File: design.v
`timescale 1ns / 1ps
module judge(
	input [63:0]num,
	output [15:0] judge
    );
assign judge[0] = (num[3:0]==4'b0000)?1'b0:1'b1;	
assign judge[1] = (num[7:4]==4'b0000)?1'b0:1'b1;
assign judge[2] = (num[11:8]==4'b0000)?1'b0:1'b1;
assign judge[3] = (num[15:12]==4'b0000)?1'b0:1'b1;
assign judge[4] = (num[19:16]==4'b0000)?1'b0:1'b1;
assign judge[5] = (num[23:20]==4'b0000)?1'b0:1'b1;
assign judge[6] = (num[27:24]==4'b0000)?1'b0:1'b1;
assign judge[7] = (num[31:28]==4'b0000)?1'b0:1'b1;
assign judge[8] = (num[35:32]==4'b0000)?1'b0:1'b1;
assign judge[9] = (num[39:36]==4'b0000)?1'b0:1'b1;
assign judge[10] = (num[43:40]==4'b0000)?1'b0:1'b1;
assign judge[11] = (num[47:44]==4'b0000)?1'b0:1'b1;
assign judge[12] = (num[51:48]==4'b0000)?1'b0:1'b1;
assign judge[13] = (num[55:52]==4'b0000)?1'b0:1'b1;
assign judge[14] = (num[59:56]==4'b0000)?1'b0:1'b1;
assign judge[15] = (num[63:60]==4'b0000)?1'b0:1'b1;
endmodule
`timescale 1ns / 1ps
module GameModeEazy(
input wire clk,
input wire rst,
input wire load,
input wire [63:0] load_board,
input wire [3:0]btn,
input wire [3:0]mode,
output wire [63:0] num,
output wire [15:0] judge
    );
reg [63:0] num_reg; 
reg [63:0] num_reg_last;
reg [3:0]position_reg;
reg [1:0]count;
assign num = num_reg;
judge m0(.num(num),.judge(judge));
always @ (posedge clk)
if (rst) begin
	num_reg = 64'b0001000000000000000000000000000000000000000000000000000000010000;
	count = 2'b00;
end
else if (load) begin
	num_reg = load_board;
end
else if (mode==4'b0011) begin
	if (count==2'b11) count=2'b00; else count=count+1'b1;
	num_reg_last=num_reg;
		if (btn[0]==1)
		begin		
			if (num_reg[3:0]==4'b0000)
				begin
					num_reg[3:0]=num_reg[19:16];
					num_reg[19:16]=4'b0000;
				end
			if (num_reg[7:4]==4'b0000)
				begin
					num_reg[7:4]=num_reg[23:20];
					num_reg[23:20]=4'b0000;
				end	
			if (num_reg[11:8]==4'b0000)
				begin
					num_reg[11:8]=num_reg[27:24];
					num_reg[27:24]=4'b0000;
				end	
			if (num_reg[15:12]==4'b0000)
				begin
					num_reg[15:12]=num_reg[31:28];
					num_reg[31:28]=4'b0000;
				end	
			if (num_reg[19:16]==4'b0000)
				begin
					num_reg[19:16]=num_reg[35:32];
					num_reg[35:32]=4'b0000;
				end
			if (num_reg[23:20]==4'b0000)
				begin
					num_reg[23:20]=num_reg[39:36];
					num_reg[39:36]=4'b0000;
				end	
			if (num_reg[27:24]==4'b0000)
				begin
					num_reg[27:24]=num_reg[43:40];
					num_reg[43:40]=4'b0000;
				end	
			if (num_reg[31:28]==4'b0000)
				begin
					num_reg[31:28]=num_reg[47:44];
					num_reg[47:44]=4'b0000;
				end	
			if (num_reg[3:0]==4'b0000)
				begin
					num_reg[3:0]=num_reg[19:16];
					num_reg[19:16]=4'b0000;
				end
			if (num_reg[7:4]==4'b0000)
				begin
					num_reg[7:4]=num_reg[23:20];
					num_reg[23:20]=4'b0000;
				end	
			if (num_reg[11:8]==4'b0000)
				begin
					num_reg[11:8]=num_reg[27:24];
					num_reg[27:24]=4'b0000;
				end	
			if (num_reg[15:12]==4'b0000)
				begin
					num_reg[15:12]=num_reg[31:28];
					num_reg[31:28]=4'b0000;
				end	
			if (num_reg[35:32]==4'b0000)
				begin
					num_reg[35:32]=num_reg[51:48];
					num_reg[51:48]=4'b0000;
				end
			if (num_reg[39:36]==4'b0000)
				begin
					num_reg[39:36]=num_reg[55:52];
					num_reg[55:52]=4'b0000;
				end	
			if (num_reg[43:40]==4'b0000)
				begin
					num_reg[43:40]=num_reg[59:56];
					num_reg[59:56]=4'b0000;
				end	
			if (num_reg[47:44]==4'b0000)
				begin
					num_reg[47:44]=num_reg[63:60];
					num_reg[63:60]=4'b0000;
				end		
			if (num_reg[19:16]==4'b0000)
				begin
					num_reg[19:16]=num_reg[35:32];
					num_reg[35:32]=4'b0000;
				end
			if (num_reg[23:20]==4'b0000)
				begin
					num_reg[23:20]=num_reg[39:36];
					num_reg[39:36]=4'b0000;
				end	
			if (num_reg[27:24]==4'b0000)
				begin
					num_reg[27:24]=num_reg[43:40];
					num_reg[43:40]=4'b0000;
				end	
			if (num_reg[31:28]==4'b0000)
				begin
					num_reg[31:28]=num_reg[47:44];
					num_reg[47:44]=4'b0000;
				end	
			if (num_reg[3:0]==4'b0000)
				begin
					num_reg[3:0]=num_reg[19:16];
					num_reg[19:16]=4'b0000;
				end
			if (num_reg[7:4]==4'b0000)
				begin
					num_reg[7:4]=num_reg[23:20];
					num_reg[23:20]=4'b0000;
				end	
			if (num_reg[11:8]==4'b0000)
				begin
					num_reg[11:8]=num_reg[27:24];
					num_reg[27:24]=4'b0000;
				end	
			if (num_reg[15:12]==4'b0000)
				begin
					num_reg[15:12]=num_reg[31:28];
					num_reg[31:28]=4'b0000;
				end	
			if (num_reg[3:0]==num_reg[19:16] && num_reg[3:0]!=4'b0000)
				begin
					num_reg[3:0]=num_reg[3:0]+1'b1;
					num_reg[19:16]=4'b0000;
				end
			if (num_reg[7:4]==num_reg[23:20] && num_reg[7:4]!=4'b0000)
				begin
					num_reg[7:4]=num_reg[7:4]+1'b1;
					num_reg[23:20]=4'b0000;
				end	
			if (num_reg[11:8]==num_reg[27:24] && num_reg[11:8]!=4'b0000)
				begin
					num_reg[11:8]=num_reg[11:8]+1'b1;
					num_reg[27:24]=4'b0000;
				end	
			if (num_reg[15:12]==num_reg[31:28] && num_reg[15:12]!=4'b0000)
				begin
					num_reg[15:12]=num_reg[15:12]+1'b1;
					num_reg[31:28]=4'b0000;
				end	
			if (num_reg[35:32]==num_reg[19:16] && num_reg[35:32]!=4'b0000)
				begin
					num_reg[19:16]=num_reg[19:16]+1'b1;
					num_reg[35:32]=4'b0000;
				end
			if (num_reg[23:20]==num_reg[39:36] && num_reg[23:20]!=4'b000)
				begin
					num_reg[23:20]=num_reg[23:20]+1'b1;
					num_reg[39:36]=4'b0000;
				end	
			if (num_reg[43:40]==num_reg[27:24] && num_reg[43:40]!=4'b0000)
				begin
					num_reg[27:24]=num_reg[27:24]+1'b1;
					num_reg[43:40]=4'b0000;
				end	
			if (num_reg[47:44]==num_reg[31:28] && num_reg[47:44]!=4'b0000)
				begin
					num_reg[31:28]=num_reg[31:28]+1'b1;
					num_reg[47:44]=4'b0000;
				end	
			if (num_reg[35:32]==num_reg[51:48] && num_reg[35:32]!=4'b0000)
				begin
					num_reg[35:32]=num_reg[35:32]+1'b1;
					num_reg[51:48]=4'b0000;
				end
			if (num_reg[55:52]==num_reg[39:36] && num_reg[55:52]!=4'b0000) 
				begin
					num_reg[39:36]=num_reg[39:36]+1'b1;
					num_reg[55:52]=4'b0000;
				end	
			if (num_reg[43:40]==num_reg[59:56] && num_reg[43:40]!=4'b0000)
				begin
					num_reg[43:40]=num_reg[43:40]+1'b1;
					num_reg[59:56]=4'b0000;
				end	
			if (num_reg[47:44]==num_reg[63:60] && num_reg[47:44]!=4'b0000)
				begin
					num_reg[47:44]=num_reg[47:44]+1'b1;
					num_reg[63:60]=4'b0000;
				end		
			if (num_reg[3:0]==4'b0000)
				begin
					num_reg[3:0]=num_reg[19:16];
					num_reg[19:16]=4'b0000;
				end
			if (num_reg[7:4]==4'b0000)
				begin
					num_reg[7:4]=num_reg[23:20];
					num_reg[23:20]=4'b0000;
				end	
			if (num_reg[11:8]==4'b0000)
				begin
					num_reg[11:8]=num_reg[27:24];
					num_reg[27:24]=4'b0000;
				end	
			if (num_reg[15:12]==4'b0000)
				begin
					num_reg[15:12]=num_reg[31:28];
					num_reg[31:28]=4'b0000;
				end	
			if (num_reg[19:16]==4'b0000)
				begin
					num_reg[19:16]=num_reg[35:32];
					num_reg[35:32]=4'b0000;
				end
			if (num_reg[23:20]==4'b0000)
				begin
					num_reg[23:20]=num_reg[39:36];
					num_reg[39:36]=4'b0000;
				end	
			if (num_reg[27:24]==4'b0000)
				begin
					num_reg[27:24]=num_reg[43:40];
					num_reg[43:40]=4'b0000;
				end	
			if (num_reg[31:28]==4'b0000)
				begin
					num_reg[31:28]=num_reg[47:44];
					num_reg[47:44]=4'b0000;
				end	
			if (num_reg[3:0]==4'b0000)
				begin
					num_reg[3:0]=num_reg[19:16];
					num_reg[19:16]=4'b0000;
				end
			if (num_reg[7:4]==4'b0000)
				begin
					num_reg[7:4]=num_reg[23:20];
					num_reg[23:20]=4'b0000;
				end	
			if (num_reg[11:8]==4'b0000)
				begin
					num_reg[11:8]=num_reg[27:24];
					num_reg[27:24]=4'b0000;
				end	
			if (num_reg[15:12]==4'b0000)
				begin
					num_reg[15:12]=num_reg[31:28];
					num_reg[31:28]=4'b0000;
				end	
			if (num_reg[35:32]==4'b0000)
				begin
					num_reg[35:32]=num_reg[51:48];
					num_reg[51:48]=4'b0000;
				end
			if (num_reg[39:36]==4'b0000)
				begin
					num_reg[39:36]=num_reg[55:52];
					num_reg[55:52]=4'b0000;
				end	
			if (num_reg[43:40]==4'b0000)
				begin
					num_reg[43:40]=num_reg[59:56];
					num_reg[59:56]=4'b0000;
				end	
			if (num_reg[47:44]==4'b0000)
				begin
					num_reg[47:44]=num_reg[63:60];
					num_reg[63:60]=4'b0000;
				end		
			if (num_reg[19:16]==4'b0000)
				begin
					num_reg[19:16]=num_reg[35:32];
					num_reg[35:32]=4'b0000;
				end
			if (num_reg[23:20]==4'b0000)
				begin
					num_reg[23:20]=num_reg[39:36];
					num_reg[39:36]=4'b0000;
				end	
			if (num_reg[27:24]==4'b0000)
				begin
					num_reg[27:24]=num_reg[43:40];
					num_reg[43:40]=4'b0000;
				end	
			if (num_reg[31:28]==4'b0000)
				begin
					num_reg[31:28]=num_reg[47:44];
					num_reg[47:44]=4'b0000;
				end	
			if (num_reg[3:0]==4'b0000)
				begin
					num_reg[3:0]=num_reg[19:16];
					num_reg[19:16]=4'b0000;
				end
			if (num_reg[7:4]==4'b0000)
				begin
					num_reg[7:4]=num_reg[23:20];
					num_reg[23:20]=4'b0000;
				end	
			if (num_reg[11:8]==4'b0000)
				begin
					num_reg[11:8]=num_reg[27:24];
					num_reg[27:24]=4'b0000;
				end	
			if (num_reg[15:12]==4'b0000)
				begin
					num_reg[15:12]=num_reg[31:28];
					num_reg[31:28]=4'b0000;
				end	
			end		
	else if (btn[1]==1)
		begin	
			if (num_reg[51:48]==4'b0000)
				begin
					num_reg[51:48]=num_reg[35:32];
					num_reg[35:32]=4'b0000;
				end
			if (num_reg[55:52]==4'b0000)
				begin
					num_reg[55:52]=num_reg[39:36];
					num_reg[39:36]=4'b0000;
				end	
			if (num_reg[59:56]==4'b0000)
				begin
					num_reg[59:56]=num_reg[43:40];
					num_reg[43:40]=4'b0000;
				end	
			if (num_reg[63:60]==4'b0000)
				begin
					num_reg[63:60]=num_reg[47:44];
					num_reg[47:44]=4'b0000;
				end	
			if (num_reg[35:32]==4'b0000)
				begin
					num_reg[35:32]=num_reg[19:16];
					num_reg[19:16]=4'b0000;
				end
			if (num_reg[39:36]==4'b0000)
				begin
					num_reg[39:36]=num_reg[23:20];
					num_reg[23:20]=4'b0000;
				end	
			if (num_reg[43:40]==4'b0000)
				begin
					num_reg[43:40]=num_reg[27:24];
					num_reg[27:24]=4'b0000;
				end	
			if (num_reg[47:44]==4'b0000)
				begin
					num_reg[47:44]=num_reg[31:28];
					num_reg[31:28]=4'b0000;
				end	
			if (num_reg[51:48]==4'b0000)
				begin
					num_reg[51:48]=num_reg[35:32];
					num_reg[35:32]=4'b0000;
				end
			if (num_reg[55:52]==4'b0000)
				begin
					num_reg[55:52]=num_reg[39:36];
					num_reg[39:36]=4'b0000;
				end	
			if (num_reg[59:56]==4'b0000)
				begin
					num_reg[59:56]=num_reg[43:40];
					num_reg[43:40]=4'b0000;
				end	
			if (num_reg[63:60]==4'b0000)
				begin
					num_reg[63:60]=num_reg[47:44];
					num_reg[47:44]=4'b0000;
				end	
			if (num_reg[19:16]==4'b0000)
				begin
					num_reg[19:16]=num_reg[3:0];
					num_reg[3:0]=4'b0000;
				end
			if (num_reg[23:20]==4'b0000)
				begin
					num_reg[23:20]=num_reg[7:4];
					num_reg[7:4]=4'b0000;
				end	
			if (num_reg[27:24]==4'b0000)
				begin
					num_reg[27:24]=num_reg[11:8];
					num_reg[11:8]=4'b0000;
				end	
			if (num_reg[31:28]==4'b0000)
				begin
					num_reg[31:28]=num_reg[15:12];
					num_reg[15:12]=4'b0000;
				end		
			if (num_reg[35:32]==4'b0000)
				begin
					num_reg[35:32]=num_reg[19:16];
					num_reg[19:16]=4'b0000;
				end
			if (num_reg[39:36]==4'b0000)
				begin
					num_reg[39:36]=num_reg[23:20];
					num_reg[23:20]=4'b0000;
				end	
			if (num_reg[43:40]==4'b0000)
				begin
					num_reg[43:40]=num_reg[27:24];
					num_reg[27:24]=4'b0000;
				end	
			if (num_reg[47:44]==4'b0000)
				begin
					num_reg[47:44]=num_reg[31:28];
					num_reg[31:28]=4'b0000;
				end	
			if (num_reg[51:48]==4'b0000)
				begin
					num_reg[51:48]=num_reg[35:32];
					num_reg[35:32]=4'b0000;
				end
			if (num_reg[55:52]==4'b0000)
				begin
					num_reg[55:52]=num_reg[39:36];
					num_reg[39:36]=4'b0000;
				end	
			if (num_reg[59:56]==4'b0000)
				begin
					num_reg[59:56]=num_reg[43:40];
					num_reg[43:40]=4'b0000;
				end	
			if (num_reg[63:60]==4'b0000)
				begin
					num_reg[63:60]=num_reg[47:44];
					num_reg[47:44]=4'b0000;
				end	
			if (num_reg[51:48]==num_reg[35:32] && num_reg[51:48]!=4'b0000)
				begin
					num_reg[51:48]=num_reg[51:48]+1'b1;
					num_reg[35:32]=4'b0000;
				end
			if (num_reg[55:52]==num_reg[39:36] && num_reg[55:52]!=4'b0000)
				begin
					num_reg[55:52]=num_reg[55:52]+1'b1;
					num_reg[39:36]=4'b0000;
				end	
			if (num_reg[59:56]==num_reg[43:40] && num_reg[59:56]!=4'b0000)
				begin
					num_reg[59:56]=num_reg[59:56]+1'b1;
					num_reg[43:40]=4'b0000;
				end	
			if (num_reg[63:60]==num_reg[47:44] && num_reg[63:60]!=4'b0000)
				begin
					num_reg[63:60]=num_reg[63:60]+1'b1;
					num_reg[47:44]=4'b0000;
				end	
			if (num_reg[35:32]==num_reg[19:16] && num_reg[35:32]!=4'b0000)
				begin
					num_reg[35:32]=num_reg[35:32]+1'b1;
					num_reg[19:16]=4'b0000;
				end
			if (num_reg[39:36]==num_reg[23:20] && num_reg[39:36]!=4'b0000)
				begin
					num_reg[39:36]=num_reg[39:36]+1'b1;
					num_reg[23:20]=4'b0000;
				end	
			if (num_reg[43:40]==num_reg[27:24] && num_reg[43:40]!=4'b0000)
				begin
					num_reg[43:40]=num_reg[43:40]+1'b1;
					num_reg[27:24]=4'b0000;
				end	
			if (num_reg[47:44]==num_reg[31:28] && num_reg[47:44]!=4'b0000)
				begin
					num_reg[47:44]=num_reg[47:44]+1'b1;
					num_reg[31:28]=4'b0000;
				end	
			if (num_reg[19:16]==num_reg[3:0] && num_reg[19:16]!=4'b0000)
				begin
					num_reg[19:16]=num_reg[19:16]+1'b1;
					num_reg[3:0]=4'b0000;
				end
			if (num_reg[23:20]==num_reg[7:4] && num_reg[23:20]!=4'b0000)
				begin
					num_reg[23:20]=num_reg[23:20]+1'b1;
					num_reg[7:4]=4'b0000;
				end	
			if (num_reg[27:24]==num_reg[11:8] && num_reg[27:24]!=4'b0000)
				begin
					num_reg[27:24]=num_reg[27:24]+1'b1;
					num_reg[11:8]=4'b0000;
				end	
			if (num_reg[31:28]==num_reg[15:12] && num_reg[31:28]!=4'b0000)
				begin
					num_reg[31:28]=num_reg[31:28]+1'b1;
					num_reg[15:12]=4'b0000;
				end		
			if (num_reg[51:48]==4'b0000)
				begin
					num_reg[51:48]=num_reg[35:32];
					num_reg[35:32]=4'b0000;
				end
			if (num_reg[55:52]==4'b0000)
				begin
					num_reg[55:52]=num_reg[39:36];
					num_reg[39:36]=4'b0000;
				end	
			if (num_reg[59:56]==4'b0000)
				begin
					num_reg[59:56]=num_reg[43:40];
					num_reg[43:40]=4'b0000;
				end	
			if (num_reg[63:60]==4'b0000)
				begin
					num_reg[63:60]=num_reg[47:44];
					num_reg[47:44]=4'b0000;
				end	
			if (num_reg[35:32]==4'b0000)
				begin
					num_reg[35:32]=num_reg[19:16];
					num_reg[19:16]=4'b0000;
				end
			if (num_reg[39:36]==4'b0000)
				begin
					num_reg[39:36]=num_reg[23:20];
					num_reg[23:20]=4'b0000;
				end	
			if (num_reg[43:40]==4'b0000)
				begin
					num_reg[43:40]=num_reg[27:24];
					num_reg[27:24]=4'b0000;
				end	
			if (num_reg[47:44]==4'b0000)
				begin
					num_reg[47:44]=num_reg[31:28];
					num_reg[31:28]=4'b0000;
				end	
			if (num_reg[51:48]==4'b0000)
				begin
					num_reg[51:48]=num_reg[35:32];
					num_reg[35:32]=4'b0000;
				end
			if (num_reg[55:52]==4'b0000)
				begin
					num_reg[55:52]=num_reg[39:36];
					num_reg[39:36]=4'b0000;
				end	
			if (num_reg[59:56]==4'b0000)
				begin
					num_reg[59:56]=num_reg[43:40];
					num_reg[43:40]=4'b0000;
				end	
			if (num_reg[63:60]==4'b0000)
				begin
					num_reg[63:60]=num_reg[47:44];
					num_reg[47:44]=4'b0000;
				end	
			if (num_reg[19:16]==4'b0000)
				begin
					num_reg[19:16]=num_reg[3:0];
					num_reg[3:0]=4'b0000;
				end
			if (num_reg[23:20]==4'b0000)
				begin
					num_reg[23:20]=num_reg[7:4];
					num_reg[7:4]=4'b0000;
				end	
			if (num_reg[27:24]==4'b0000)
				begin
					num_reg[27:24]=num_reg[11:8];
					num_reg[11:8]=4'b0000;
				end	
			if (num_reg[31:28]==4'b0000)
				begin
					num_reg[31:28]=num_reg[15:12];
					num_reg[15:12]=4'b0000;
				end		
			if (num_reg[35:32]==4'b0000)
				begin
					num_reg[35:32]=num_reg[19:16];
					num_reg[19:16]=4'b0000;
				end
			if (num_reg[39:36]==4'b0000)
				begin
					num_reg[39:36]=num_reg[23:20];
					num_reg[23:20]=4'b0000;
				end	
			if (num_reg[43:40]==4'b0000)
				begin
					num_reg[43:40]=num_reg[27:24];
					num_reg[27:24]=4'b0000;
				end	
			if (num_reg[47:44]==4'b0000)
				begin
					num_reg[47:44]=num_reg[31:28];
					num_reg[31:28]=4'b0000;
				end	
			if (num_reg[51:48]==4'b0000)
				begin
					num_reg[51:48]=num_reg[35:32];
					num_reg[35:32]=4'b0000;
				end
			if (num_reg[55:52]==4'b0000)
				begin
					num_reg[55:52]=num_reg[39:36];
					num_reg[39:36]=4'b0000;
				end	
			if (num_reg[59:56]==4'b0000)
				begin
					num_reg[59:56]=num_reg[43:40];
					num_reg[43:40]=4'b0000;
				end	
			if (num_reg[63:60]==4'b0000)
				begin
					num_reg[63:60]=num_reg[47:44];
					num_reg[47:44]=4'b0000;
				end	
			end	
	else if(btn[2]==1)
	begin
			if (num_reg[3:0]==4'b0000)
				begin
					num_reg[3:0]=num_reg[7:4];
					num_reg[7:4]=4'b0000;
				end
			if (num_reg[19:16]==4'b0000)
				begin
					num_reg[19:16]=num_reg[23:20];
					num_reg[23:20]=4'b0000;
				end	
			if (num_reg[35:32]==4'b0000)
				begin
					num_reg[35:32]=num_reg[39:36];
					num_reg[39:36]=4'b0000;
				end	
			if (num_reg[51:48]==4'b0000)
				begin
					num_reg[51:48]=num_reg[55:52];
					num_reg[55:52]=4'b0000;
				end	
			if (num_reg[7:4]==4'b0000)
				begin
					num_reg[7:4]=num_reg[11:8];
					num_reg[11:8]=4'b0000;
				end
			if (num_reg[23:20]==4'b0000)
				begin
					num_reg[23:20]=num_reg[27:24];
					num_reg[27:24]=4'b0000;
				end	
			if (num_reg[39:36]==4'b0000)
				begin
					num_reg[39:36]=num_reg[43:40];
					num_reg[43:40]=4'b0000;
				end	
			if (num_reg[55:52]==4'b0000)
				begin
					num_reg[55:52]=num_reg[59:56];
					num_reg[59:56]=4'b0000;
				end	
			if (num_reg[3:0]==4'b0000)
				begin
					num_reg[3:0]=num_reg[7:4];
					num_reg[7:4]=4'b0000;
				end
			if (num_reg[19:16]==4'b0000)
				begin
					num_reg[19:16]=num_reg[23:20];
					num_reg[23:20]=4'b0000;
				end	
			if (num_reg[35:32]==4'b0000)
				begin
					num_reg[35:32]=num_reg[39:36];
					num_reg[39:36]=4'b0000;
				end	
			if (num_reg[51:48]==4'b0000)
				begin
					num_reg[51:48]=num_reg[55:52];
					num_reg[55:52]=4'b0000;
				end	
			if (num_reg[11:8]==4'b0000)
				begin
					num_reg[11:8]=num_reg[15:12];
					num_reg[15:12]=4'b0000;
				end
			if (num_reg[27:24]==4'b0000)
				begin
					num_reg[27:24]=num_reg[31:28];
					num_reg[31:28]=4'b0000;
				end	
			if (num_reg[43:40]==4'b0000)
				begin
					num_reg[43:40]=num_reg[47:44];
					num_reg[47:44]=4'b0000;
				end	
			if (num_reg[59:56]==4'b0000)
				begin
					num_reg[59:56]=num_reg[63:60];
					num_reg[63:60]=4'b0000;
				end		
			if (num_reg[7:4]==4'b0000)
				begin
					num_reg[7:4]=num_reg[11:8];
					num_reg[11:8]=4'b0000;
				end
			if (num_reg[23:20]==4'b0000)
				begin
					num_reg[23:20]=num_reg[27:24];
					num_reg[27:24]=4'b0000;
				end	
			if (num_reg[39:36]==4'b0000)
				begin
					num_reg[39:36]=num_reg[43:40];
					num_reg[43:40]=4'b0000;
				end	
			if (num_reg[55:52]==4'b0000)
				begin
					num_reg[55:52]=num_reg[59:56];
					num_reg[59:56]=4'b0000;
				end	
			if (num_reg[3:0]==4'b0000)
				begin
					num_reg[3:0]=num_reg[7:4];
					num_reg[7:4]=4'b0000;
				end
			if (num_reg[19:16]==4'b0000)
				begin
					num_reg[19:16]=num_reg[23:20];
					num_reg[23:20]=4'b0000;
				end	
			if (num_reg[35:32]==4'b0000)
				begin
					num_reg[35:32]=num_reg[39:36];
					num_reg[39:36]=4'b0000;
				end	
			if (num_reg[51:48]==4'b0000)
				begin
					num_reg[51:48]=num_reg[55:52];
					num_reg[55:52]=4'b0000;
				end	
			if (num_reg[3:0]==num_reg[7:4] && num_reg[3:0]!=4'b0000)
				begin
					num_reg[3:0]=num_reg[3:0]+1'b1;
					num_reg[7:4]=4'b0000;
				end
			if (num_reg[19:16]==num_reg[23:20] && num_reg[19:16]!=4'b0000)
				begin
					num_reg[19:16]=num_reg[19:16]+1'b1;
					num_reg[23:20]=4'b0000;
				end	
			if (num_reg[35:32]==num_reg[39:36] && num_reg[35:32]!=4'b0000)
				begin
					num_reg[35:32]=num_reg[35:32]+1'b1;
					num_reg[39:36]=4'b0000;
				end	
			if (num_reg[51:48]==num_reg[55:52] && num_reg[51:48]!=4'b0000)
				begin
					num_reg[51:48]=num_reg[51:48]+1'b1;
					num_reg[55:52]=4'b0000;
				end	
			if (num_reg[7:4]==num_reg[11:8] && num_reg[7:4]!=4'b0000)
				begin
					num_reg[7:4]=num_reg[7:4]+1'b1;
					num_reg[11:8]=4'b0000;
				end
			if (num_reg[23:20]==num_reg[27:24] && num_reg[23:20]!=4'b0000)
				begin
					num_reg[23:20]=num_reg[23:20]+1'b1;
					num_reg[27:24]=4'b0000;
				end	
			if (num_reg[39:36]==num_reg[43:40] && num_reg[39:36]!=4'b0000)
				begin
					num_reg[39:36]=num_reg[39:36]+1'b1;
					num_reg[43:40]=4'b0000;
				end	
			if (num_reg[55:52]==num_reg[59:56] && num_reg[55:52]!=4'b0000)
				begin
					num_reg[55:52]=num_reg[55:52]+1'b1;
					num_reg[59:56]=4'b0000;
				end	
			if (num_reg[11:8]==num_reg[15:12] && num_reg[11:8]!=4'b0000)
				begin
					num_reg[11:8]=num_reg[11:8]+1'b1;
					num_reg[15:12]=4'b0000;
				end
			if (num_reg[27:24]==num_reg[31:28] && num_reg[27:24]!=4'b0000)
				begin
					num_reg[27:24]=num_reg[27:24]+1'b1;
					num_reg[31:28]=4'b0000;
				end	
			if (num_reg[43:40]==num_reg[47:44] && num_reg[43:40]!=4'b0000)
				begin
					num_reg[43:40]=num_reg[43:40]+1'b1;
					num_reg[47:44]=4'b0000;
				end	
			if (num_reg[59:56]==num_reg[63:60] && num_reg[59:56]!=4'b0000)
				begin
					num_reg[59:56]=num_reg[59:56]+1'b1;
					num_reg[63:60]=4'b0000;
				end		
			if (num_reg[3:0]==4'b0000)
				begin
					num_reg[3:0]=num_reg[7:4];
					num_reg[7:4]=4'b0000;
				end
			if (num_reg[19:16]==4'b0000)
				begin
					num_reg[19:16]=num_reg[23:20];
					num_reg[23:20]=4'b0000;
				end	
			if (num_reg[35:32]==4'b0000)
				begin
					num_reg[35:32]=num_reg[39:36];
					num_reg[39:36]=4'b0000;
				end	
			if (num_reg[51:48]==4'b0000)
				begin
					num_reg[51:48]=num_reg[55:52];
					num_reg[55:52]=4'b0000;
				end	
			if (num_reg[7:4]==4'b0000)
				begin
					num_reg[7:4]=num_reg[11:8];
					num_reg[11:8]=4'b0000;
				end
			if (num_reg[23:20]==4'b0000)
				begin
					num_reg[23:20]=num_reg[27:24];
					num_reg[27:24]=4'b0000;
				end	
			if (num_reg[39:36]==4'b0000)
				begin
					num_reg[39:36]=num_reg[43:40];
					num_reg[43:40]=4'b0000;
				end	
			if (num_reg[55:52]==4'b0000)
				begin
					num_reg[55:52]=num_reg[59:56];
					num_reg[59:56]=4'b0000;
				end	
			if (num_reg[3:0]==4'b0000)
				begin
					num_reg[3:0]=num_reg[7:4];
					num_reg[7:4]=4'b0000;
				end
			if (num_reg[19:16]==4'b0000)
				begin
					num_reg[19:16]=num_reg[23:20];
					num_reg[23:20]=4'b0000;
				end	
			if (num_reg[35:32]==4'b0000)
				begin
					num_reg[35:32]=num_reg[39:36];
					num_reg[39:36]=4'b0000;
				end	
			if (num_reg[51:48]==4'b0000)
				begin
					num_reg[51:48]=num_reg[55:52];
					num_reg[55:52]=4'b0000;
				end	
			if (num_reg[11:8]==4'b0000)
				begin
					num_reg[11:8]=num_reg[15:12];
					num_reg[15:12]=4'b0000;
				end
			if (num_reg[27:24]==4'b0000)
				begin
					num_reg[27:24]=num_reg[31:28];
					num_reg[31:28]=4'b0000;
				end	
			if (num_reg[43:40]==4'b0000)
				begin
					num_reg[43:40]=num_reg[47:44];
					num_reg[47:44]=4'b0000;
				end	
			if (num_reg[59:56]==4'b0000)
				begin
					num_reg[59:56]=num_reg[63:60];
					num_reg[63:60]=4'b0000;
				end		
			if (num_reg[7:4]==4'b0000)
				begin
					num_reg[7:4]=num_reg[11:8];
					num_reg[11:8]=4'b0000;
				end
			if (num_reg[23:20]==4'b0000)
				begin
					num_reg[23:20]=num_reg[27:24];
					num_reg[27:24]=4'b0000;
				end	
			if (num_reg[39:36]==4'b0000)
				begin
					num_reg[39:36]=num_reg[43:40];
					num_reg[43:40]=4'b0000;
				end	
			if (num_reg[55:52]==4'b0000)
				begin
					num_reg[55:52]=num_reg[59:56];
					num_reg[59:56]=4'b0000;
				end	
			if (num_reg[3:0]==4'b0000)
				begin
					num_reg[3:0]=num_reg[7:4];
					num_reg[7:4]=4'b0000;
				end
			if (num_reg[19:16]==4'b0000)
				begin
					num_reg[19:16]=num_reg[23:20];
					num_reg[23:20]=4'b0000;
				end	
			if (num_reg[35:32]==4'b0000)
				begin
					num_reg[35:32]=num_reg[39:36];
					num_reg[39:36]=4'b0000;
				end	
			if (num_reg[51:48]==4'b0000)
				begin
					num_reg[51:48]=num_reg[55:52];
					num_reg[55:52]=4'b0000;
				end	
		end	
	else if(btn[3]==1)
	begin		
			if (num_reg[15:12]==4'b0000)
				begin
					num_reg[15:12]=num_reg[11:8];
					num_reg[11:8]=4'b0000;
				end
			if (num_reg[31:28]==4'b0000)
				begin
					num_reg[31:28]=num_reg[27:24];
					num_reg[27:24]=4'b0000;
				end	
			if (num_reg[47:44]==4'b0000)
				begin
					num_reg[47:44]=num_reg[43:40];
					num_reg[43:40]=4'b0000;
				end	
			if (num_reg[63:60]==4'b0000)
				begin
					num_reg[63:60]=num_reg[59:56];
					num_reg[59:56]=4'b0000;
				end	
			if (num_reg[11:8]==4'b0000)
				begin
					num_reg[11:8]=num_reg[7:4];
					num_reg[7:4]=4'b0000;
				end
			if (num_reg[27:24]==4'b0000)
				begin
					num_reg[27:24]=num_reg[23:20];
					num_reg[23:20]=4'b0000;
				end	
			if (num_reg[43:40]==4'b0000)
				begin
					num_reg[43:40]=num_reg[39:36];
					num_reg[39:36]=4'b0000;
				end	
			if (num_reg[59:56]==4'b0000)
				begin
					num_reg[59:56]=num_reg[55:52];
					num_reg[55:52]=4'b0000;
				end	
			if (num_reg[15:12]==4'b0000)
				begin
					num_reg[15:12]=num_reg[11:8];
					num_reg[11:8]=4'b0000;
				end
			if (num_reg[31:28]==4'b0000)
				begin
					num_reg[31:28]=num_reg[27:24];
					num_reg[27:24]=4'b0000;
				end	
			if (num_reg[47:44]==4'b0000)
				begin
					num_reg[47:44]=num_reg[43:40];
					num_reg[43:40]=4'b0000;
				end	
			if (num_reg[63:60]==4'b0000)
				begin
					num_reg[63:60]=num_reg[59:56];
					num_reg[59:56]=4'b0000;
				end	
			if (num_reg[7:4]==4'b0000)
				begin
					num_reg[7:4]=num_reg[3:0];
					num_reg[3:0]=4'b0000;
				end
			if (num_reg[23:20]==4'b0000)
				begin
					num_reg[23:20]=num_reg[19:16];
					num_reg[19:16]=4'b0000;
				end	
			if (num_reg[39:36]==4'b0000)
				begin
					num_reg[39:36]=num_reg[35:32];
					num_reg[35:32]=4'b0000;
				end	
			if (num_reg[55:52]==4'b0000)
				begin
					num_reg[55:52]=num_reg[51:48];
					num_reg[51:48]=4'b0000;
				end		
			if (num_reg[11:8]==4'b0000)
				begin
					num_reg[11:8]=num_reg[7:4];
					num_reg[7:4]=4'b0000;
				end
			if (num_reg[27:24]==4'b0000)
				begin
					num_reg[27:24]=num_reg[23:20];
					num_reg[23:20]=4'b0000;
				end	
			if (num_reg[43:40]==4'b0000)
				begin
					num_reg[43:40]=num_reg[39:36];
					num_reg[39:36]=4'b0000;
				end	
			if (num_reg[59:56]==4'b0000)
				begin
					num_reg[59:56]=num_reg[55:52];
					num_reg[55:52]=4'b0000;
				end	
			if (num_reg[15:12]==4'b0000)
				begin
					num_reg[15:12]=num_reg[11:8];
					num_reg[11:8]=4'b0000;
				end
			if (num_reg[31:28]==4'b0000)
				begin
					num_reg[31:28]=num_reg[27:24];
					num_reg[27:24]=4'b0000;
				end	
			if (num_reg[47:44]==4'b0000)
				begin
					num_reg[47:44]=num_reg[43:40];
					num_reg[43:40]=4'b0000;
				end	
			if (num_reg[63:60]==4'b0000)
				begin
					num_reg[63:60]=num_reg[59:56];
					num_reg[59:56]=4'b0000;
				end	
			if (num_reg[15:12]==num_reg[11:8] && num_reg[15:12]!=4'b0000)
				begin
					num_reg[15:12]=num_reg[15:12]+1'b1;
					num_reg[11:8]=4'b0000;
				end
			if (num_reg[31:28]==num_reg[27:24] && num_reg[31:28]!=4'b0000)
				begin
					num_reg[31:28]=num_reg[31:28]+1'b1;
					num_reg[27:24]=4'b0000;
				end	
			if (num_reg[47:44]==num_reg[43:40] && num_reg[47:44]!=4'b0000)
				begin
					num_reg[47:44]=num_reg[47:44]+1'b1;
					num_reg[43:40]=4'b0000;
				end	
			if (num_reg[63:60]==num_reg[59:56] && num_reg[63:60]!=4'b0000)
				begin
					num_reg[63:60]=num_reg[63:60]+1'b1;
					num_reg[59:56]=4'b0000;
				end	
			if (num_reg[11:8]==num_reg[7:4] && num_reg[11:8]!=4'b0000)
				begin
					num_reg[11:8]=num_reg[11:8]+1'b1;
					num_reg[7:4]=4'b0000;
				end
			if (num_reg[27:24]==num_reg[23:20] && num_reg[27:24]!=4'b0000)
				begin
					num_reg[27:24]=num_reg[27:24]+1'b1;
					num_reg[23:20]=4'b0000;
				end	
			if (num_reg[43:40]==num_reg[39:36] && num_reg[43:40]!=4'b0000)
				begin
					num_reg[43:40]=num_reg[43:40]+1'b1;
					num_reg[39:36]=4'b0000;
				end	
			if (num_reg[59:56]==num_reg[55:52] && num_reg[59:56]!=4'b0000)
				begin
					num_reg[59:56]=num_reg[59:56]+1'b1;
					num_reg[55:52]=4'b0000;
				end	
			if (num_reg[7:4]==num_reg[3:0] && num_reg[7:4]!=4'b0000)
				begin
					num_reg[7:4]=num_reg[7:4]+1'b1;
					num_reg[3:0]=4'b0000;
				end
			if (num_reg[23:20]==num_reg[19:16] && num_reg[23:20]!=4'b0000)
				begin
					num_reg[23:20]=num_reg[23:20]+1'b1;
					num_reg[19:16]=4'b0000;
				end	
			if (num_reg[39:36]==num_reg[35:32] && num_reg[39:36]!=4'b0000)
				begin
					num_reg[39:36]=num_reg[39:36]+1'b1;
					num_reg[35:32]=4'b0000;
				end	
			if (num_reg[55:52]==num_reg[51:48] && num_reg[55:52]!=4'b0000)
				begin
					num_reg[55:52]=num_reg[55:52]+1'b1;
					num_reg[51:48]=4'b0000;
				end		
			if (num_reg[15:12]==4'b0000)
				begin
					num_reg[15:12]=num_reg[11:8];
					num_reg[11:8]=4'b0000;
				end
			if (num_reg[31:28]==4'b0000)
				begin
					num_reg[31:28]=num_reg[27:24];
					num_reg[27:24]=4'b0000;
				end	
			if (num_reg[47:44]==4'b0000)
				begin
					num_reg[47:44]=num_reg[43:40];
					num_reg[43:40]=4'b0000;
				end	
			if (num_reg[63:60]==4'b0000)
				begin
					num_reg[63:60]=num_reg[59:56];
					num_reg[59:56]=4'b0000;
				end	
			if (num_reg[11:8]==4'b0000)
				begin
					num_reg[11:8]=num_reg[7:4];
					num_reg[7:4]=4'b0000;
				end
			if (num_reg[27:24]==4'b0000)
				begin
					num_reg[27:24]=num_reg[23:20];
					num_reg[23:20]=4'b0000;
				end	
			if (num_reg[43:40]==4'b0000)
				begin
					num_reg[43:40]=num_reg[39:36];
					num_reg[39:36]=4'b0000;
				end	
			if (num_reg[59:56]==4'b0000)
				begin
					num_reg[59:56]=num_reg[55:52];
					num_reg[55:52]=4'b0000;
				end	
			if (num_reg[15:12]==4'b0000)
				begin
					num_reg[15:12]=num_reg[11:8];
					num_reg[11:8]=4'b0000;
				end
			if (num_reg[31:28]==4'b0000)
				begin
					num_reg[31:28]=num_reg[27:24];
					num_reg[27:24]=4'b0000;
				end	
			if (num_reg[47:44]==4'b0000)
				begin
					num_reg[47:44]=num_reg[43:40];
					num_reg[43:40]=4'b0000;
				end	
			if (num_reg[63:60]==4'b0000)
				begin
					num_reg[63:60]=num_reg[59:56];
					num_reg[59:56]=4'b0000;
				end	
			if (num_reg[7:4]==4'b0000)
				begin
					num_reg[7:4]=num_reg[3:0];
					num_reg[3:0]=4'b0000;
				end
			if (num_reg[23:20]==4'b0000)
				begin
					num_reg[23:20]=num_reg[19:16];
					num_reg[19:16]=4'b0000;
				end	
			if (num_reg[39:36]==4'b0000)
				begin
					num_reg[39:36]=num_reg[35:32];
					num_reg[35:32]=4'b0000;
				end	
			if (num_reg[55:52]==4'b0000)
				begin
					num_reg[55:52]=num_reg[51:48];
					num_reg[51:48]=4'b0000;
				end		
			if (num_reg[11:8]==4'b0000)
				begin
					num_reg[11:8]=num_reg[7:4];
					num_reg[7:4]=4'b0000;
				end
			if (num_reg[27:24]==4'b0000)
				begin
					num_reg[27:24]=num_reg[23:20];
					num_reg[23:20]=4'b0000;
				end	
			if (num_reg[43:40]==4'b0000)
				begin
					num_reg[43:40]=num_reg[39:36];
					num_reg[39:36]=4'b0000;
				end	
			if (num_reg[59:56]==4'b0000)
				begin
					num_reg[59:56]=num_reg[55:52];
					num_reg[55:52]=4'b0000;
				end	
			if (num_reg[15:12]==4'b0000)
				begin
					num_reg[15:12]=num_reg[11:8];
					num_reg[11:8]=4'b0000;
				end
			if (num_reg[31:28]==4'b0000)
				begin
					num_reg[31:28]=num_reg[27:24];
					num_reg[27:24]=4'b0000;
				end	
			if (num_reg[47:44]==4'b0000)
				begin
					num_reg[47:44]=num_reg[43:40];
					num_reg[43:40]=4'b0000;
				end	
			if (num_reg[63:60]==4'b0000)
				begin
					num_reg[63:60]=num_reg[59:56];
					num_reg[59:56]=4'b0000;
				end	
		end	
		if (num_reg !=num_reg_last) begin
		if (count==2'b00) position_reg=4'b0000;
		if (count==2'b01) position_reg=4'b0101;
		if (count==2'b10) position_reg=4'b1010;
		if (count==2'b11) position_reg=4'b1111;
		if (num_reg[4*position_reg+3]!=0 || num_reg[4*position_reg+2]!=0 || num_reg[4*position_reg+1]!=0 ||num_reg[4*position_reg]!=0) position_reg=(position_reg==4'b1111)?4'b0000:position_reg+1'b1;
		if (num_reg[4*position_reg+3]!=0 || num_reg[4*position_reg+2]!=0 || num_reg[4*position_reg+1]!=0 ||num_reg[4*position_reg]!=0) position_reg=(position_reg==4'b1111)?4'b0000:position_reg+1'b1;
		if (num_reg[4*position_reg+3]!=0 || num_reg[4*position_reg+2]!=0 || num_reg[4*position_reg+1]!=0 ||num_reg[4*position_reg]!=0) position_reg=(position_reg==4'b1111)?4'b0000:position_reg+1'b1;
		if (num_reg[4*position_reg+3]!=0 || num_reg[4*position_reg+2]!=0 || num_reg[4*position_reg+1]!=0 ||num_reg[4*position_reg]!=0) position_reg=(position_reg==4'b1111)?4'b0000:position_reg+1'b1;
		if (num_reg[4*position_reg+3]!=0 || num_reg[4*position_reg+2]!=0 || num_reg[4*position_reg+1]!=0 ||num_reg[4*position_reg]!=0) position_reg=(position_reg==4'b1111)?4'b0000:position_reg+1'b1;
		if (num_reg[4*position_reg+3]!=0 || num_reg[4*position_reg+2]!=0 || num_reg[4*position_reg+1]!=0 ||num_reg[4*position_reg]!=0) position_reg=(position_reg==4'b1111)?4'b0000:position_reg+1'b1;
		if (num_reg[4*position_reg+3]!=0 || num_reg[4*position_reg+2]!=0 || num_reg[4*position_reg+1]!=0 ||num_reg[4*position_reg]!=0) position_reg=(position_reg==4'b1111)?4'b0000:position_reg+1'b1;
		if (num_reg[4*position_reg+3]!=0 || num_reg[4*position_reg+2]!=0 || num_reg[4*position_reg+1]!=0 ||num_reg[4*position_reg]!=0) position_reg=(position_reg==4'b1111)?4'b0000:position_reg+1'b1;
		if (num_reg[4*position_reg+3]!=0 || num_reg[4*position_reg+2]!=0 || num_reg[4*position_reg+1]!=0 ||num_reg[4*position_reg]!=0) position_reg=(position_reg==4'b1111)?4'b0000:position_reg+1'b1;
		if (num_reg[4*position_reg+3]!=0 || num_reg[4*position_reg+2]!=0 || num_reg[4*position_reg+1]!=0 ||num_reg[4*position_reg]!=0) position_reg=(position_reg==4'b1111)?4'b0000:position_reg+1'b1;
		if (num_reg[4*position_reg+3]!=0 || num_reg[4*position_reg+2]!=0 || num_reg[4*position_reg+1]!=0 ||num_reg[4*position_reg]!=0) position_reg=(position_reg==4'b1111)?4'b0000:position_reg+1'b1;
		if (num_reg[4*position_reg+3]!=0 || num_reg[4*position_reg+2]!=0 || num_reg[4*position_reg+1]!=0 ||num_reg[4*position_reg]!=0) position_reg=(position_reg==4'b1111)?4'b0000:position_reg+1'b1;
		if (num_reg[4*position_reg+3]!=0 || num_reg[4*position_reg+2]!=0 || num_reg[4*position_reg+1]!=0 ||num_reg[4*position_reg]!=0) position_reg=(position_reg==4'b1111)?4'b0000:position_reg+1'b1;
		if (num_reg[4*position_reg+3]!=0 || num_reg[4*position_reg+2]!=0 || num_reg[4*position_reg+1]!=0 ||num_reg[4*position_reg]!=0) position_reg=(position_reg==4'b1111)?4'b0000:position_reg+1'b1;
		if (num_reg[4*position_reg+3]!=0 || num_reg[4*position_reg+2]!=0 || num_reg[4*position_reg+1]!=0 ||num_reg[4*position_reg]!=0) position_reg=(position_reg==4'b1111)?4'b0000:position_reg+1'b1;
		if (num_reg[4*position_reg+3]!=0 || num_reg[4*position_reg+2]!=0 || num_reg[4*position_reg+1]!=0 ||num_reg[4*position_reg]!=0) position_reg=(position_reg==4'b1111)?4'b0000:position_reg+1'b1;
		if (num_reg[3:0]>4'b0111 || num_reg[7:4]>4'b0111 || num_reg[11:8]>4'b0111 || num_reg[15:12]>4'b0111 || 
			 num_reg[19:16]>4'b0111 || num_reg[23:20]>4'b0111 || num_reg[27:24]>4'b0111 || num_reg[31:28]>4'b0111 ||
			 num_reg[35:32]>4'b0111 || num_reg[39:36]>4'b0111 || num_reg[43:40]>4'b0111 || num_reg[47:44]>4'b0111 ||
			 num_reg[51:48]>4'b0111 || num_reg[55:52]>4'b0111 || num_reg[59:56]>4'b0111 || num_reg[63:60]>4'b0111)
		num_reg[4*position_reg +: 4]=4'b0010;
		else
		num_reg[4*position_reg +: 4]=4'b0001;
	end	
end	
endmodule
File: run.sh
#!/bin/bash
# the make line also repeats each setting of config.mk as NAME=value (left out here)
make -C /OpenROAD-flow-scripts/flow DESIGN_CONFIG=/design/flow/config.mk WORK_HOME=/design/flow/orfs CLKGATE_MAP_FILE= finish
File: config.mk
export PLATFORM = sky130hd
export DESIGN_NAME = GameModeEazy
export DESIGN_NICKNAME = GameModeEazy
export VERILOG_FILES = /design/flow/design.v
export SDC_FILE = /design/flow/constraint.sdc
export NUM_CORES = 4
export LEC_CHECK = 0
export ABC_AREA = 1
export CAP_MARGIN = 20
export CORE_MARGIN = 2
export CORE_UTILIZATION = 72
export CTS_CLUSTER_SIZE = 15
export GPL_ROUTABILITY_DRIVEN = 1
export PLACE_DENSITY_LB_ADDON = 0.22
export SLEW_MARGIN = 20
File: constraint.sdc
create_clock -name core_clock -period 11.3 [get_ports {clk}]
set_input_delay 2.2600 -clock core_clock [delete_from_list [all_inputs] [get_ports {clk}]]
set_output_delay 2.2600 -clock core_clock [all_outputs]
set_load 0.01 [all_outputs]
==> flow_metrics.py, run 1 <==
# Physical implementation metrics
metrics = {
    "floorplanning": {
        "die_h_um": 229,
        "die_w_um": 229,
        "initCoreUtil": 0.728,
        "ios": 155,
        "die-area_mm2": 0.0523,
        "coreArea_mm2": 0.0500,
        "row_count": 82,
    },
    "status": {
        "lastStage": "3_5_place_dp",
        "stop_error": "[ERROR DPL-0038] Utilization greater than 100%, impossible to legalize",
        "status": "did not finish",
    },
    "yosys": {
        "yosys_cells": 6909,
        "synthCells": 6909,
        "top_cell": "nand2_1",
        "ys_seq_frac": 0.0388,
        "synth_warnings": 1,
        "common_cells": "nand2_1, nand3_1, inv_1, nor2_1, nand2_2",
        "xor_share": 0.0388,
        "synth-main-ff-cell": "dfxtp_1",
        "synth_area_mm2": 0.0364,
        "top_area_cell": "nand2_1",
        "ys_ff": 69,
        "synth_area_per_cell_um2": 5.26,
        "ys_area_mm2": 0.0364,
        "ys_sh_simple": 0.639,
        "area_leaders": "nand2_1, nand3_1, inv_1, nor2_1, nand2_2",
        "synth_cell_types": 77,
        "ys_sh_adder": 0.0385,
        "mux_area_frac": 0.000310,
        "syn_nets": 7096,
        "synth_top_area_share": 0.250,
        "edf_count": 3,
        "ys_top_logic_family": "simple AND/OR/NAND/NOR gates",
        "compound_area_frac": 0.113,
        "async_flop_share": 0,
    },
    "placed_design": {
        "place.port_buffers": 154,
        "gp_congestion": 1.31,
    },
}
-- metrics by stage --
stage | hold slack, ns | TNS (ns) | area [um2] | setup WS (ns)
floorplan | 0.487 | -352.78 | 37600 | -5.48
global placement | 0.592 | -405.71 | 54500 | -6.22
==> run 2: changes to the inputs <==
Settings changed: ABC_AREA 1 to not set, CTS_CLUSTER_DIAMETER set to 234.
Clock period 11.3 ns to 12.7 ns, I/O delays scaled along.
==> flow_metrics.py, run 2 <==
# Physical implementation metrics
metrics = {
    "yosys": {
        "synthCells": 6829,
        "common_cells": "a21oi_1, nor2_1, nand2_1, o21ai_0, clkbuf_1",
        "synth_cell_types": 149,
        "top_area_cell": "a21oi_1",
        "xor_share": 0.0621,
        "syn_nets": 7016,
        "yosys_cells": 6829,
        "synth_warnings": 1,
        "synth_top_area_share": 0.0690,
        "ys_sh_simple": 0.282,
        "synth-main-ff-cell": "dfxtp_1",
        "compound_area_frac": 0.443,
        "ys_top_logic_family": "AND-OR/OR-AND gates",
        "ys_sh_adder": 0.0320,
        "ys_area_mm2": 0.0450,
        "edf_count": 3,
        "synth_area_mm2": 0.0450,
        "top_cell": "a21oi_1",
        "synth_area_per_cell_um2": 6.59,
        "area_leaders": "a21oi_1, nor2_1, nand2_1, xnor2_1, o21ai_0",
        "async_flop_share": 0,
        "ys_ff": 69,
        "mux_area_frac": 0.0814,
        "ys_seq_frac": 0.0314,
    },
    "status": {
        "status": "did not finish",
        "lastStage": "3_5_place_dp",
        "stop_error": "[ERROR DPL-0038] Utilization greater than 100%, impossible to legalize",
    },
    "floorplanning": {
        "ios": 155,
        "row_count": 91,
        "coreArea_mm2": 0.0617,
        "initCoreUtil": 0.729,
        "die_h_um": 254,
        "die_w_um": 254,
        "die-area_mm2": 0.0645,
    },
    "placed_design": {
        "gp_congestion": 1.45,
        "place.port_buffers": 154,
    },
}
## run 2: per-stage QoR
stage / setup TNS [ns] / instances / hold slack, ns
2_1_floorplan: -791.26 / 6829 / 0.527
3_3_place_gp: -733.38 / 10200 / 0.538
==> run 3: changes to the inputs <==
Settings changed: ABC_AREA set to 1, CAP_MARGIN 20 to 25, CORE_ASPECT_RATIO set to 0.69, CORE_UTILIZATION 72 to 30, CTS_CLUSTER_DIAMETER 234 to 221, CTS_CLUSTER_SIZE 15 to not set, GPL_ROUTABILITY_DRIVEN 1 to 0, GPL_TIMING_DRIVEN set to 0, PLACE_DENSITY_LB_ADDON 0.22 to 0.09, SETUP_SLACK_MARGIN set to 5.0, SLEW_MARGIN 20 to 40.
Clock period 12.7 ns to 45.2 ns, I/O delays scaled along.
==> flow_metrics.py, run 3 <==
# Generated from Yosys and OpenROAD reports
metrics = {
    "sta": {
        "finClkSkew_ns": 0.0198,
        "rsz0062_at_grt": "false",
        "finalCritPeriodShare": 0.606,
        "maxSlewViolCount": 0,
        "fin_setup_tns_ns": 0,
        "maxSlewHeadroom": 0.303,
        "fmax_ghz": 0.0365,
        "timing_hold_violations_final": 0,
        "finalSetupViolations": 0,
        "fin_crit_ns": 27.39,
        "max_slew.worst_pin.slew_ns": 1.04,
    },
    "finish": {
        "area_growth_pct": 10.9,
        "fin_nets": 7264,
        "finalInstanceArea_mm2": 0.0403,
    },
    "floorplanning": {
        "row_count": 106,
        "die_h_um": 293,
        "ios": 155,
        "die-area_mm2": 0.124,
        "coreArea_mm2": 0.121,
        "initCoreUtil": 0.301,
        "die_w_um": 423,
    },
    "cts": {
        "postCtsHoldBufs": 0,
        "cts.path.max_buffers": 2,
        "cts_made_buffers": 9,
        "clockRootBuffer": "clkbuf_16",
        "cts_tree": "yes",
        "cts_sinks": 69,
        "postCtsSetupBuffers": 0,
        "worstSkewPairLatency_ns": 0.37,
        "clk_pin_slew_ns": 0.07,
        "htree_levels": 3,
        "cts_resized": 0,
    },
    "yosys": {
        "common_cells": "nand2_1, nand3_1, inv_1, nor2_1, nand2_2",
        "synth_cell_types": 77,
        "top_area_cell": "nand2_1",
        "synth_warnings": 1,
        "top_cell": "nand2_1",
        "ys_sh_adder": 0.0385,
        "compound_area_frac": 0.113,
        "yosys_cells": 6909,
        "ys_ff": 69,
        "ys_sh_simple": 0.639,
        "synthCells": 6909,
        "edf_count": 3,
        "synth_area_per_cell_um2": 5.26,
        "area_leaders": "nand2_1, nand3_1, inv_1, nor2_1, nand2_2",
        "synth_top_area_share": 0.250,
        "xor_share": 0.0388,
        "ys_top_logic_family": "simple AND/OR/NAND/NOR gates",
        "syn_nets": 7096,
        "mux_area_frac": 0.000310,
        "async_flop_share": 0,
        "synth-main-ff-cell": "dfxtp_1",
        "ys_area_mm2": 0.0364,
        "synth_area_mm2": 0.0364,
        "ys_seq_frac": 0.0388,
    },
    "worst_setup_path": {
        "path_buffers": 14,
        "cp.depth": 123,
        "end_kind": "flip-flop",
        "startpoint_type": "input pin",
        "critPathKind": "in2reg",
        "rr_startpoint": "num_reg[60]",
        "worstPathRequired_ns": 45.46,
        "r2r_cells": 158,
        "r2r-end": "num_reg[32]",
        "critPathMaxFanout": 10,
        "critical_path.most_common_cell": "nand3_1",
        "critPathLaunch": "btn[2]",
        "r2r_slack_ns": 21.89,
        "crit_family": "simple AND/OR/NAND/NOR gates",
        "cp_slowest_stage_delay_ns": 0.80,
        "crit_end": "num_reg[32]",
        "worst_path_max_delay_cell": "clkinv_1",
        "arrival_ns": 27.65,
    },
    "global_route": {
        "grt_overflow": 0,
        "grt_max_degree": 13,
        "grt_pass1_vias": 42100,
        "grt_use_total": 0.308,
        "grt_pass1_wl_mm": 286,
        "antenna_found_initial": 6,
    },
    "worst_hold_path": {
        "min_path_type": "reg2reg",
        "min_to": "num_reg[12]",
        "hold_depth": 2,
        "hp-start": "num_reg[12]",
    },
    "flow_run": {
        "tool_warnings": 71,
        "max-cap-violations": 0,
    },
    "routing": {
        "first_pass_iters": 9,
        "drcViolationCount": 0,
        "vias": 47700,
        "dr.first_iter.drc_count": 6229,
        "detail_route.wl_per_cell_um": 23.0,
        "wl_mm": 201,
        "vias_per_cell": 5.48,
        "ant_nets": 0,
    },
    "placed_design": {
        "dpl_cell_area_mm2": 0.0400,
        "dp_hpwl_mm": 168,
        "place.port_buffers": 151,
    },
    "status": {
        "status": "complete, no violations",
    },
}
==> run 3: layout make-up <==
type                            count  area, um2
Buffer                            168       1540
Sequential cell                    69       1420
Clock buffer                       10        229
Timing Repair Buffer              157       1560
Inverter                          846       3260
Tap cell                         1620       2030
Clock inverter                      6       38.8
Antenna cell                        3       7.51
Fill cell                       14000      80400
Multi-Input combinational cell   5826      30300
==> run 3: metal layers <==
| metal | GRT usage | wire length [um] | part of all wire | up-vias |
|---|---|---|---|---|
| met5 | 0.00853 | 191 | 0.00095 | - |
| met1 | 0.457 | 93900 | 0.47 | 22100 |
| met4 | 0.128 | 9710 | 0.048 | 6 |
| met2 | 0.407 | 73300 | 0.37 | 2458 |
| li1 | - | - | - | 22800 |
| met3 | 0.0791 | 23500 | 0.12 | 401 |
==> run 3: stage by stage <==
step,hold WS [ns],cells,worst slack (ns),utilization
2_1_floorplan,0.513,6909,22.10,-
3_3_place_gp,0.503,8680,17.14,0.331
3_5_place_dp,0.501,8685,18.07,0.332
4_1_cts,0.512,8701,18.36,0.334
5_1_grt,0.547,8703,16.46,0.334
6_report,0.510,8705,17.81,0.334
==> run 4: changes to the inputs <==
Settings changed: ABC_AREA 1 to not set, CAP_MARGIN 25 to 20, CORE_ASPECT_RATIO 0.69 to not set, CORE_UTILIZATION 30 to 58, CTS_CLUSTER_DIAMETER 221 to 255, CTS_CLUSTER_SIZE set to 98, GPL_ROUTABILITY_DRIVEN 0 to 1, GPL_TIMING_DRIVEN 0 to not set, PLACE_DENSITY_LB_ADDON 0.09 to not set, SETUP_SLACK_MARGIN 5.0 to 3.3, SLEW_MARGIN 40 to 20, TNS_END_PERCENT set to 5.
Clock period 45.2 ns to 14.9 ns, I/O delays scaled along.
==> flow_metrics.py, run 4 <==
# Physical implementation metrics
metrics = {
    "global_route": {
        "grt_use_total": 0.937,
        "grt_overflow": 2624,
    },
    "yosys": {
        "common_cells": "a21oi_1, nor2_1, nand2_1, o21ai_0, clkbuf_1",
        "yosys_cells": 6829,
        "top_area_cell": "a21oi_1",
        "synthCells": 6829,
        "ys_seq_frac": 0.0314,
        "compound_area_frac": 0.443,
        "synth_area_per_cell_um2": 6.59,
        "edf_count": 3,
        "async_flop_share": 0,
        "top_cell": "a21oi_1",
        "ys_sh_adder": 0.0320,
        "mux_area_frac": 0.0814,
        "xor_share": 0.0621,
        "synth-main-ff-cell": "dfxtp_1",
        "ys_sh_simple": 0.282,
        "syn_nets": 7016,
        "ys_area_mm2": 0.0450,
        "synth_top_area_share": 0.0690,
        "synth_warnings": 1,
        "synth_cell_types": 149,
        "ys_ff": 69,
        "area_leaders": "a21oi_1, nor2_1, nand2_1, xnor2_1, o21ai_0",
        "synth_area_mm2": 0.0450,
        "ys_top_logic_family": "AND-OR/OR-AND gates",
    },
    "floorplanning": {
        "row_count": 102,
        "die-area_mm2": 0.0798,
        "initCoreUtil": 0.584,
        "die_w_um": 283,
        "coreArea_mm2": 0.0771,
        "ios": 155,
        "die_h_um": 283,
    },
    "status": {
        "lastStage": "5_1_grt",
        "stop_error": "[ERROR GRT-0116] Global routing finished with congestion. Check the congestion regions in the DRC Viewer.",
        "status": "did not finish",
    },
    "cts": {
        "cts.path.max_buffers": 2,
        "clockRootBuffer": "clkbuf_16",
        "cts_sinks": 69,
        "cts_made_buffers": 9,
        "htree_levels": 3,
        "postCtsHoldBufs": 0,
    },
    "placed_design": {
        "gp_congestion": 1.35,
        "dp_cells": 10600,
        "dp_hpwl_mm": 227,
        "place.port_buffers": 154,
        "place_ws_ns": -10.72,
    },
}
-- run 4: what timing repair did --
action | in CTS
gates resized | 344
cloned | 2
setup buffers | 106
pin swaps | 163
hold endpoints to repair | 0
setup endpoints to repair | 67
-- run 4: through the flow --
step | area [um2]
after detailed placement | 69500
after CTS | 72300
after floorplan | 45900
after global placement | 69500
-- run 4: layer usage --
layer | GRT overflow | global-route usage
met2 | 1542 | 1.07
met3 | 172 | 0.831
met5 | 27 | 0.743
met4 | 675 | 0.966
met1 | 208 | 0.896
==> run 5: changes to the inputs <==
Settings changed: ABC_AREA set to 1, CAP_MARGIN 20 to 25, CELL_PAD_IN_SITES_DETAIL_PLACEMENT set to 1, CORE_ASPECT_RATIO set to 0.69, CORE_UTILIZATION 58 to 30, CTS_CLUSTER_DIAMETER 255 to 221, CTS_CLUSTER_SIZE 98 to not set, GPL_ROUTABILITY_DRIVEN 1 to 0, GPL_TIMING_DRIVEN set to 0, MAX_ROUTING_LAYER set to met4, PLACE_DENSITY_LB_ADDON set to 0.09, SETUP_SLACK_MARGIN 3.3 to 5.0, SLEW_MARGIN 20 to 40, TNS_END_PERCENT 5 to not set.
Clock period 14.9 ns to 23.9 ns, I/O delays scaled along.
==> flow_metrics.py, run 5 <==
# Generated from Yosys and OpenROAD reports
metrics = {
    "yosys": {
        "synth-main-ff-cell": "dfxtp_1",
        "synth_area_per_cell_um2": 5.26,
        "ys_ff": 69,
        "area_leaders": "nand2_1, nand3_1, inv_1, nor2_1, nand2_2",
        "common_cells": "nand2_1, nand3_1, inv_1, nor2_1, nand2_2",
        "ys_seq_frac": 0.0388,
        "synth_warnings": 1,
        "synth_top_area_share": 0.250,
        "xor_share": 0.0388,
        "synth_area_mm2": 0.0364,
        "ys_sh_adder": 0.0385,
        "ys_top_logic_family": "simple AND/OR/NAND/NOR gates",
        "ys_area_mm2": 0.0364,
        "mux_area_frac": 0.000310,
        "compound_area_frac": 0.113,
        "syn_nets": 7096,
        "top_cell": "nand2_1",
        "async_flop_share": 0,
        "yosys_cells": 6909,
        "edf_count": 3,
        "synthCells": 6909,
        "top_area_cell": "nand2_1",
        "ys_sh_simple": 0.639,
        "synth_cell_types": 77,
    },
    "worst_hold_path": {
        "min_path_type": "reg2reg",
        "hold_depth": 2,
        "hp-start": "num_reg[47]",
        "min_to": "num_reg[47]",
    },
    "cts": {
        "cts_made_buffers": 9,
        "cts_tree": "yes",
        "clk_pin_slew_ns": 0.07,
        "clockRootBuffer": "clkbuf_16",
        "worstSkewPairLatency_ns": 0.39,
        "cts_sinks": 69,
        "htree_levels": 3,
        "cts.path.max_buffers": 2,
        "postCtsHoldBufs": 0,
    },
    "placed_design": {
        "place.port_buffers": 151,
        "place_ws_ns": 0.617,
        "dp_hpwl_mm": 179,
    },
    "worst_setup_path": {
        "rr_startpoint": "num_reg[63]",
        "path_buffers": 11,
        "critical_path.most_common_cell": "nand3_2",
        "critPathMaxFanout": 10,
        "arrival_ns": 20.89,
        "r2r_cells": 157,
        "r2r-end": "num_reg[14]",
        "cp_slowest_stage_delay_ns": 0.29,
        "worstPathRequired_ns": 24.19,
        "startpoint_type": "input pin",
        "crit_end": "num_reg[14]",
        "critPathLaunch": "btn[2]",
        "crit_family": "simple AND/OR/NAND/NOR gates",
        "cp.depth": 122,
        "worst_path_max_delay_cell": "o21ai_4",
        "end_kind": "flip-flop",
        "critPathKind": "in2reg",
        "r2r_slack_ns": 3.50,
    },
    "sta": {
        "finalSetupViolations": 0,
        "finClkSkew_ns": 0.0227,
        "fin_ws_ns": 3.29,
        "rsz0062_at_grt": "true",
        "fin_crit_ns": 20.61,
        "max_slew.worst_pin.slew_ns": 1.07,
        "maxSlewViolCount": 0,
        "finalCritPeriodShare": 0.862,
        "maxSlewHeadroom": 0.284,
        "fmax_ghz": 0.0485,
        "hold-worst-slack_ns": 0.543,
        "timing_hold_violations_final": 0,
    },
    "floorplanning": {
        "die-area_mm2": 0.124,
        "die_w_um": 423,
        "initCoreUtil": 0.301,
        "row_count": 106,
        "die_h_um": 293,
        "coreArea_mm2": 0.121,
        "ios": 155,
    },
    "routing": {
        "vias": 53100,
        "first_pass_iters": 8,
        "vias_per_cell": 5.76,
        "detail_route.wl_per_cell_um": 25.5,
        "dr.first_iter.drc_count": 6035,
        "wl_mm": 235,
        "ant_nets": 0,
        "drcViolationCount": 0,
    },
    "global_route": {
        "antenna_found_initial": 9,
        "grt_pass1_wl_mm": 330,
        "grt_overflow": 0,
        "grt_use_total": 0.362,
        "grt_max_degree": 14,
        "grt_pass1_vias": 50200,
    },
    "finish": {
        "area_growth_pct": 40.0,
        "fin_nets": 7777,
    },
    "flow_run": {
        "tool_warnings": 73,
        "max-cap-violations": 0,
    },
    "status": {
        "status": "complete, no violations",
    },
}
==> run 5: area by class of cell <==
type,count,area [um2]
antenna,15,37.5
buffer,168,2040
clock buffer,11,264
clock inverter,5,63.8
fill,16300,69800
inverter,846,3500
multi-input combinational,5834,35500
sequential,69,1580
tap,1620,2030
timing repair buffer,662,5920
==> run 5: through the flow <==
step | utilization | std cells | cell area, um2 | setup TNS [ns]
final | 0.422 | 9230 | 50900 | 0
after global routing | 0.422 | 9226 | 50900 | 0
after CTS | 0.390 | 9019 | 47100 | 0
after detailed placement | 0.332 | 8685 | 40000 | 0
after global placement | 0.331 | 8680 | 39900 | -7.50
after floorplan | - | 6909 | 36400 | 0
==> run 5: what timing repair did <==
| item | in CTS | in global routing |
|---|---|---|
| pin swaps | 232 | 222 |
| resized | 950 | 532 |
| gates cloned | 11 | 3 |
| setup buffers | 307 | 193 |
| setup endpoints to repair | 67 | 67 |
==> run 5: per-layer routing <==
metal | wire, um | global-route usage | vias up
li1 | - | - | 23900
met1 | 103000 | 0.493 | 25800
met2 | 91600 | 0.487 | 2733
met3 | 28100 | 0.104 | 707
met4 | 13100 | 0.160 | 0
met5 | 0 | - | -
